// AuctionSearch
module AuctionSearch(
  input         clock,
  input         reset,
  output        io_rewardIn_0_ready,
  input         io_rewardIn_0_valid,
  input  [7:0]  io_rewardIn_0_reward,
  input  [10:0] io_rewardIn_0_idx,
  input         io_rewardIn_0_last,
  output [10:0] io_agentIdx_0,
  input  [7:0]  io_price_0,
  output        io_rewardIn_1_ready,
  input         io_rewardIn_1_valid,
  input  [7:0]  io_rewardIn_1_reward,
  input  [10:0] io_rewardIn_1_idx,
  output [10:0] io_agentIdx_1,
  input  [7:0]  io_price_1,
  output        io_rewardIn_2_ready,
  input         io_rewardIn_2_valid,
  input  [7:0]  io_rewardIn_2_reward,
  input  [10:0] io_rewardIn_2_idx,
  output [10:0] io_agentIdx_2,
  input  [7:0]  io_price_2,
  output        io_rewardIn_3_ready,
  input         io_rewardIn_3_valid,
  input  [7:0]  io_rewardIn_3_reward,
  input  [10:0] io_rewardIn_3_idx,
  output [10:0] io_agentIdx_3,
  input  [7:0]  io_price_3,
  output        io_rewardIn_4_ready,
  input         io_rewardIn_4_valid,
  input  [7:0]  io_rewardIn_4_reward,
  input  [10:0] io_rewardIn_4_idx,
  output [10:0] io_agentIdx_4,
  input  [7:0]  io_price_4,
  output        io_rewardIn_5_ready,
  input         io_rewardIn_5_valid,
  input  [7:0]  io_rewardIn_5_reward,
  input  [10:0] io_rewardIn_5_idx,
  output [10:0] io_agentIdx_5,
  input  [7:0]  io_price_5,
  output        io_rewardIn_6_ready,
  input         io_rewardIn_6_valid,
  input  [7:0]  io_rewardIn_6_reward,
  input  [10:0] io_rewardIn_6_idx,
  output [10:0] io_agentIdx_6,
  input  [7:0]  io_price_6,
  output        io_rewardIn_7_ready,
  input         io_rewardIn_7_valid,
  input  [7:0]  io_rewardIn_7_reward,
  input  [10:0] io_rewardIn_7_idx,
  output [10:0] io_agentIdx_7,
  input  [7:0]  io_price_7,
  input         io_resultOut_ready,
  output        io_resultOut_valid,
  output [10:0] io_resultOut_winner,
  output [7:0]  io_resultOut_bid
);
export LEC_CHECK = 0
export CAP_MARGIN = 5
export CELL_PAD_IN_SITES_GLOBAL_PLACEMENT = 2
export CORE_ASPECT_RATIO = 1.8
export CORE_MARGIN = 10
export CORE_UTILIZATION = 60
export GPL_TIMING_DRIVEN = 1
export HOLD_SLACK_MARGIN = 0.18
export MAX_ROUTING_LAYER = met4
export SETUP_SLACK_MARGIN = 0.48
export SLEW_MARGIN = 20
create_clock -name core_clock -period 2.7 [get_ports {clock}]
run.sh (not shown) runs the stock make flow with config.mk's settings and CLKGATE_MAP_FILE=.
The baseline never finished: it broke off in 3_1_place_gp_skip_io with GPL-0301.
Next try:
- CAP_MARGIN: 5 -> 20
- CELL_PAD_IN_SITES_GLOBAL_PLACEMENT: 2 -> default
- CORE_ASPECT_RATIO: 1.8 -> default
- CORE_MARGIN: 10 -> 2
- CORE_UTILIZATION: 60 -> 71
- GPL_TIMING_DRIVEN: 1 -> default
- HOLD_SLACK_MARGIN: 0.18 -> default
- MAX_ROUTING_LAYER: met4 -> default
- SETUP_SLACK_MARGIN: 0.48 -> -0.2
- clock period: 2.7 -> 2.12 ns (I/O delays scaled with it)
Effect: Now the flow died in 4_1_cts; synthesized cell count does not change; die size shrinks by 24%; area after synthesis is unchanged.
Next try:
- CORE_UTILIZATION: 71 -> 57
- SETUP_SLACK_MARGIN: -0.2 -> 0.31
- clock period: 2.12 -> 2.11 ns (I/O delays scaled with it)
=>
- The changed run reached the layout checks and failed them: setup timing
- die size came out higher by 24%
- area after synthesis does not change
- synthesized cell count is unchanged
Next try:
- CORE_UTILIZATION: 57 -> 66
- SETUP_SLACK_MARGIN: 0.31 -> 0.64
The new run failed in 5_1_grt on ODB-0269.
Synthesized cell count does not change.
Area after synthesis does not change.
Die size fell by 13%.

---

Setup of P:
Starting RTL as in the previous note.
clock: 2.98 ns
lec_check: 0
cap_margin: 25
core_margin: 2
core_utilization: 68
gpl_routability_driven: 1
max_routing_layer: met4
min_routing_layer: met1
slew_margin: 20
tns_end_percent: 70
Although P finished all stages, its layout failed final checks on setup timing.
The inputs of Q differ from those of P as listed below.
Settings: CORE_UTILIZATION now 70, was 68; ABC_AREA now 1, previously not set; CTS_CLUSTER_SIZE now 37, previously not set; HOLD_SLACK_MARGIN now 0.3, previously not set; the clock period (ns, I/O delays scaled along) now 2.13, was 2.98.
[summary]
- Q did not finish: a tool error stopped it during global routing (5_1_grt).
- Compared with P, in Q distinct cell type count after synthesis went down; area after synthesis now sits higher; area share of and-or/or-and cells after synthesis increased by 1.3 points relative to the old numbers.
The inputs of R differ from those of Q as listed below.
Settings: CTS_CLUSTER_SIZE no longer set, was 37; HOLD_SLACK_MARGIN now 0.29, was 0.3; CORE_UTILIZATION now 72, was 70; TNS_END_PERCENT now 25, was 70; GPL_ROUTABILITY_DRIVEN now 0, was 1; SETUP_SLACK_MARGIN now 0.52, previously not set; ABC_AREA no longer set, was 1; the clock period (ns, I/O delays scaled along) now 4.56, was 2.13.
## What came out
Q has higher total cell area reported by yosys after synthesis than R. Taking Q as the reference, in R die boundary width decreased by about 4% relative to the old numbers; synthesized area decreased by 2900 um^2 relative to the old numbers; effective utilization at floorplan increased by 2.7 points relative to the old numbers; die span in y decreased by about 4% relative to the old numbers. Across Q and R, a clean result was obtained everywhere but in Q. The lower die area came out of R. R ends up with a adder and majority cell fraction of the synthesized area that is 0.50 points higher than in Q.
> inputs changed (R -> S)
Settings: a change of CORE_UTILIZATION from 72 to 68; a change of HOLD_SLACK_MARGIN from 0.29 to 0.3; a change of TNS_END_PERCENT from 25 to 70; an added ABC_AREA of 1; a deleted SETUP_SLACK_MARGIN that had been 0.52; a change of GPL_ROUTABILITY_DRIVEN from 0 to 1; a change of the clock period (ns, I/O delays scaled along) from 4.56 to 2.58.
## What came out
S -> stages 100% | layout checks FAIL | setup timing
Looking at relative slew slack, S sits 9.7 points higher than R does.
In the reports for S and R, the smaller minimum hold slack belongs to S.
Post-route cell area (S vs. R) increases by more than 10%
S: synthesized-area fraction occupied by and/or/nand/nor cells 2.0 points above R
Wire length (S / R): 1.3
From R to S the numbers moved as follows: buffer count excluding the clock tree in the final layout saw an increase; ratio of final minimum period to clock period saw an increase.
Overall power consumption in S vs R: up about 120%
S ends up with a number of cells in Yosys stat that is about 20% higher than in R.
No activity file was given, so power comes from the tool's default toggle rates.
